// main
module main #(
    parameter MAIN_DIV = 8,      
    parameter SCAN_DIV = 4       
)(
    input wire clk,
    input wire rst,    
    input wire btnC,   
    input wire btnL,   
    input wire btnR,   
    input wire [7:0] num1,   
    input wire [7:0] num2,   
    output wire [6:0] seg,            
    output wire [3:0] an,              
    output wire multiplicationFinished    
);
    wire dividedClock;   
    wire dividedTick;    
    clockDivider #(MAIN_DIV) clockDiv(
        .clk(clk),
        .rst(rst),
        .en(1'b1),
        .clk_out(dividedClock),
        .tick(dividedTick)
    );
    wire [7:0] num1Complement, num2Complement;
    wire [7:0] multiplier, multiplicand;
    wire [7:0] multiplicandShifted;
    wire [15:0] multiplierShifted;
    reg  [15:0] productReg;
    reg signReg;
    wire tempSign;
    wire [19:0] bcdOutput;
    wire [15:0] tempOutput;
    assign num1Complement = ~num1 + 1'b1;
    assign num2Complement = ~num2 + 1'b1;
    assign multiplier = (num1[7] == 1) ? num1Complement : num1;
    assign multiplicand = (num2[7] == 1) ? num2Complement : num2;
    wire enableDebounce, enableSync;
    debouncer debounceInst(
        .clk(clk),
        .ce(dividedTick),
        .rst(rst),
        .in(btnC),
        .out(enableDebounce)
    );
    synchronizer syncInst(
        .clk(clk),
        .ce(dividedTick),
        .rst(rst),
        .in(enableDebounce),
        .out(enableSync)
    );
    wire Psel, EP, EA, EB, LA, LB, RstP;
    shift_right_register shiftRightReg(
        .clk(clk),
        .ce(dividedTick),
        .rst(rst),
        .load(LB),
        .en(EB),
        .Num(multiplicand),
        .Out(multiplicandShifted)
    );
    shift_left_register shiftLeftReg(
        .clk(clk),
        .ce(dividedTick),
        .rst(rst),
        .load(LA),
        .en(EA),
        .Num(multiplier),
        .Out(multiplierShifted)
    );
    CU controlUnit(
        .b0(multiplicandShifted[0]),
        .z(multiplicationFinished),  
        .load(enableSync),
        .Psel(Psel),
        .EP(EP),
        .EA(EA),
        .EB(EB),
        .LA(LA),
        .LB(LB),
        .RstP(RstP)
    );
  ...
Size in the first run: roughly 2000 cells after synthesis, about 130 flip-flops, roughly 33 I/O pins, roughly 15000 um2 of cells after synthesis.
==> flow/config.mk <==
export PLATFORM = sky130hd
export DESIGN_NAME = main
export DESIGN_NICKNAME = main
export VERILOG_FILES = /design/flow/design.v
export SDC_FILE = /design/flow/constraint.sdc
export NUM_CORES = 4
export LEC_CHECK = 0
export ABC_AREA = 0
export CAP_MARGIN = 0
export CELL_PAD_IN_SITES_DETAIL_PLACEMENT = 1
export CORE_ASPECT_RATIO = 0.84
export CORE_MARGIN = 8
export CORE_UTILIZATION = 29
export CTS_CLUSTER_DIAMETER = 196
export GPL_ROUTABILITY_DRIVEN = 0
export GPL_TIMING_DRIVEN = 1
export HOLD_SLACK_MARGIN = 0.21
export MAX_ROUTING_LAYER = met5
export MIN_ROUTING_LAYER = met2
export PLACE_DENSITY_LB_ADDON = 0.17
export SLEW_MARGIN = 15
==> flow/constraint.sdc <==
create_clock -name core_clock -period 9.49 [get_ports {clk}]
set_input_delay 1.8980 -clock core_clock [delete_from_list [all_inputs] [get_ports {clk}]]
set_output_delay 1.8980 -clock core_clock [all_outputs]
set_load 0.01 [all_outputs]
run.sh (not shown) runs the stock make flow with config.mk's settings and CLKGATE_MAP_FILE=.
The first run finished with setup timing left.
==> next run, changes <==
ABC_AREA = unset   (was 0)
CAP_MARGIN = 20   (was 0)
CELL_PAD_IN_SITES_DETAIL_PLACEMENT = unset   (was 1)
CORE_ASPECT_RATIO = unset   (was 0.84)
CORE_MARGIN = 2   (was 8)
CORE_UTILIZATION = 58   (was 29)
CTS_CLUSTER_DIAMETER = unset   (was 196)
GPL_ROUTABILITY_DRIVEN = unset   (was 0)
GPL_TIMING_DRIVEN = unset   (was 1)
HOLD_SLACK_MARGIN = unset   (was 0.21)
MAX_ROUTING_LAYER = unset   (was met5)
MIN_ROUTING_LAYER = unset   (was met2)
PLACE_DENSITY_LB_ADDON = unset   (was 0.17)
SLEW_MARGIN = 20   (was 15)
clock period = 8.97 ns   (was 9.49 ns; I/O delays follow)
Outcome: The new run finished but fails on setup timing. Clock-buffer cell count is unchanged. Synthesized area is unchanged. Total power went up by about 4%. Synthesized cell count does not change. Sequential share of layout area went up by 0.42 points. Global-route usage went up by 6.8 points. Worst hold slack hardly moves. Clock skew went up by 3.3 ps. Worst setup slack degrades by 360 ps.

---

Starting RTL as in the previous note.
clock: 12.9 ns
lec_check: 0
abc_area: 1
cap_margin: 20
core_aspect_ratio: 0.76
core_margin: 2
core_utilization: 66
cts_cluster_diameter: 251
cts_cluster_size: 97
place_density: 0.36
slew_margin: 20
tns_end_percent: 10
Next try:
--- a/flow/config.mk
+++ b/flow/config.mk
@@ -8,10 +8,7 @@
 export ABC_AREA = 1
 export CAP_MARGIN = 20
-export CORE_ASPECT_RATIO = 0.76
 export CORE_MARGIN = 2
 export CORE_UTILIZATION = 66
-export CTS_CLUSTER_DIAMETER = 251
 export CTS_CLUSTER_SIZE = 97
-export PLACE_DENSITY = 0.36
+export PLACE_DENSITY = 0.6
 export SLEW_MARGIN = 20
-export TNS_END_PERCENT = 10
==> flow/constraint.sdc (replaced) <==
create_clock -name core_clock -period 29.0 [get_ports {clk}]
set_input_delay 5.8000 -clock core_clock [delete_from_list [all_inputs] [get_ports {clk}]]
set_output_delay 5.8000 -clock core_clock [all_outputs]
set_load 0.01 [all_outputs]
Result: Cell area hardly moves. Clock-buffer cell count came out higher by 2. Setup slack is better by 13000 ps. Routed wire length went down by a few percent. Total power drops by well over a third. Clock skew hardly moves. Utilization came out higher by 0.46 points. Register-to-register slack improved by 16000 ps. Synthesized area stays the same. Final cell count came out lower slightly.

---

== wip/pepper ==
Starting RTL as in the previous note.
==> flow/config.mk <==
export PLATFORM = sky130hd
export DESIGN_NAME = main
export DESIGN_NICKNAME = main
export VERILOG_FILES = /design/flow/design.v
export SDC_FILE = /design/flow/constraint.sdc
export NUM_CORES = 4
export LEC_CHECK = 0
export ABC_AREA = 1
export CAP_MARGIN = 20
export CORE_ASPECT_RATIO = 0.5
export CORE_MARGIN = 2
export CORE_UTILIZATION = 40
export CTS_CLUSTER_DIAMETER = 172
export CTS_CLUSTER_SIZE = 100
export SLEW_MARGIN = 30
export TNS_END_PERCENT = 15
==> flow/constraint.sdc <==
create_clock -name core_clock -period 20.0 [get_ports {clk}]
set_input_delay 4.0000 -clock core_clock [delete_from_list [all_inputs] [get_ports {clk}]]
set_output_delay 4.0000 -clock core_clock [all_outputs]
set_load 0.01 [all_outputs]
wip/pepper | status: complete | timing, DRC, antenna: pass
--- input diff wip/pepper..wip/harbor ---
- TNS_END_PERCENT no longer set, was 15
- CTS_CLUSTER_DIAMETER no longer set, was 172
- SLEW_MARGIN now 15, was 30
- CTS_CLUSTER_SIZE no longer set, was 100
- CAP_MARGIN now 15, was 20
- CORE_ASPECT_RATIO no longer set, was 0.5
- ABC_AREA no longer set, was 1
### Flow results
- Clock-buffer cell count: wip/harbor > wip/pepper
- Comparing wip/harbor and wip/pepper, the lower starting DRC count in detailed routing is on wip/pepper.
- Relative to wip/pepper, transition time at the pin with the least slew margin has increased by 0.37 ns in wip/harbor.
- Compared with wip/pepper, in wip/harbor overall power after layout now smaller, wire length now larger, number of core rows now larger.
The inputs of wip/fjord differ from those of wip/harbor as listed below.
- putting MAX_ROUTING_LAYER at met4 where nothing was set
- swapping 15 for 20 in CAP_MARGIN
- putting ABC_AREA at 1 where nothing was set
- putting MIN_ROUTING_LAYER at met2 where nothing was set
- putting CTS_CLUSTER_DIAMETER at 310 where nothing was set
- putting CTS_CLUSTER_SIZE at 69 where nothing was set
- putting SETUP_SLACK_MARGIN at 2.52 where nothing was set
- swapping 15 for 5 in SLEW_MARGIN
- putting CORE_ASPECT_RATIO at 1.1 where nothing was set
- putting CELL_PAD_IN_SITES_DETAIL_PLACEMENT at 2 where nothing was set
- putting HOLD_SLACK_MARGIN at 0.15 where nothing was set
- putting PLACE_DENSITY_LB_ADDON at 0.03 where nothing was set
- swapping 2 for 9 in CORE_MARGIN
### Flow results
- wip/harbor has a lower die height than wip/fjord.
- wip/harbor has a lower wire length than wip/fjord.
- The non-clock buffer count in wip/harbor is 1.2 times that in wip/fjord.
- The worst slew slack as a fraction of its limit of wip/fjord was superior to that of wip/harbor.
- Overall power: wip/fjord > wip/harbor
- Min proportion of power drawn by the clock network across wip/harbor and wip/fjord: wip/fjord

---

== run A ==
main again, from the RTL that the note above started with.
export LEC_CHECK = 0
export ABC_AREA = 0
export CAP_MARGIN = 40
export CORE_MARGIN = 2
export CORE_UTILIZATION = 72
export CTS_CLUSTER_DIAMETER = 246
export CTS_CLUSTER_SIZE = 21
export GPL_ROUTABILITY_DRIVEN = 1
export HOLD_SLACK_MARGIN = -0.07
export PLACE_DENSITY = 0.72
export SETUP_SLACK_MARGIN = 0.9
export SLEW_MARGIN = 15
create_clock -name core_clock -period 7.38 [get_ports {clk}]
Stage in which a tool error killed run A: clock tree synthesis.
The inputs of run B differ from those of run A as listed below.
-- flow/config.mk --
<<< run A, line 8
export ABC_AREA = 0
>>> run B, line 8
export ABC_AREA = 1
<<< run A, line 11
export CORE_UTILIZATION = 72
export CTS_CLUSTER_DIAMETER = 246
export CTS_CLUSTER_SIZE = 21
>>> run B, line 11
export CORE_UTILIZATION = 65
export CTS_CLUSTER_DIAMETER = 33
<<< run A, line 15
export HOLD_SLACK_MARGIN = -0.07
export PLACE_DENSITY = 0.72
export SETUP_SLACK_MARGIN = 0.9
>>> run B, line 14
export PLACE_DENSITY = 0.6
==> flow/constraint.sdc <==
create_clock -name core_clock -period 9.64 [get_ports {clk}]
set_input_delay 1.9280 -clock core_clock [delete_from_list [all_inputs] [get_ports {clk}]]
set_output_delay 1.9280 -clock core_clock [all_outputs]
set_load 0.01 [all_outputs]
[summary]
- Run B never completed, since it errored out during global routing.
- Y dimension of the die ends up lower on run B.
- The final reports for run B and run A show HPWL after detailed placement lower in the former.
- Summed standard-cell area reported by yosys, run B vs run A: down by more than 10%
## Diff of input files: run C against run B
-- flow/config.mk --
<<< run B, line 9
export CAP_MARGIN = 40
>>> run C, line 9
export CAP_MARGIN = 20
<<< run B, line 11
export CORE_UTILIZATION = 65
export CTS_CLUSTER_DIAMETER = 33
export GPL_ROUTABILITY_DRIVEN = 1
>>> run C, line 11
export CORE_UTILIZATION = 57
<<< run B, line 15
export SLEW_MARGIN = 15
>>> run C, line 13
export SLEW_MARGIN = 20
==> flow/constraint.sdc <==
create_clock -name core_clock -period 7.72 [get_ports {clk}]
set_input_delay 1.5440 -clock core_clock [delete_from_list [all_inputs] [get_ports {clk}]]
set_output_delay 1.5440 -clock core_clock [all_outputs]
set_load 0.01 [all_outputs]
### Flow results
Run B did not finish; the tool stopped in global routing with error ODB-0269.
Run C ran in full, but the layout does not pass; the checks complain about negative setup slack.
Run C -> run B: synthesized cell area delta 0, exact match
On yosys synthesis chip area, run B tracks run C almost exactly.
Going from run B to run C, count of standard-cell rows grew by a few percent.
The total placed cells including tap cells of run C is higher than that of run B.
Run C vs. run B: maximum clock insertion buffer count barely changed; number of gates resized after cts went down by 43%; post-placement setup slack fell 990 ps; half-perimeter wire length of the detailed placement result decreased 740 um; area enclosed by the die boundary picked up an extra about 14%.
#### Input delta (run D over run C)
-- flow/config.mk --
<<< run C, line 11
export CORE_UTILIZATION = 57
>>> run D, line 11
export CORE_UTILIZATION = 68
export CTS_CLUSTER_SIZE = 96
<<< run C, line 13
>>> run D, line 14
export SETUP_SLACK_MARGIN = 4.01
<<< run C, line 14
>>> run D, line 16
export TNS_END_PERCENT = 15
==> flow/constraint.sdc <==
create_clock -name core_clock -period 14.0 [get_ports {clk}]
set_input_delay 2.8000 -clock core_clock [delete_from_list [all_inputs] [get_ports {clk}]]
set_output_delay 2.8000 -clock core_clock [all_outputs]
set_load 0.01 [all_outputs]
Findings:
- Run D finished every stage and its layout cleared the timing, design-rule and antenna checks.
- Between run C and run D, the final number of max-transition violations does not differ in any meaningful way.
- Detailed-router iteration count before antenna repair is lower on run C
- Of the two candidates, run C has the worse slack of the critical path and run D the better one.
- Compared with run C, run D shows power that has gone down by more than a quarter.
- Of the two values seen for destination of the critical timing path, seg[3] was produced by run D and seg[6] by run C.
- Of run D and run C, it is run D that has the higher flop-to-flop setup slack.
- Required time at the worst-slack endpoint ends up higher on run D.
- When run D is measured against run C, its detailed placer's ending HPWL turns out 8.6% lower.
- Note that the number of instances in the placed design recorded for run C amounts to 1.13 times the value seen in run D.
- Relative to run C, the final cell area reported for run D is lower.
- Looking at count of clock-buffer cells in the layout, run D sits below run C.
Power is estimated from default activity; no workload was simulated.
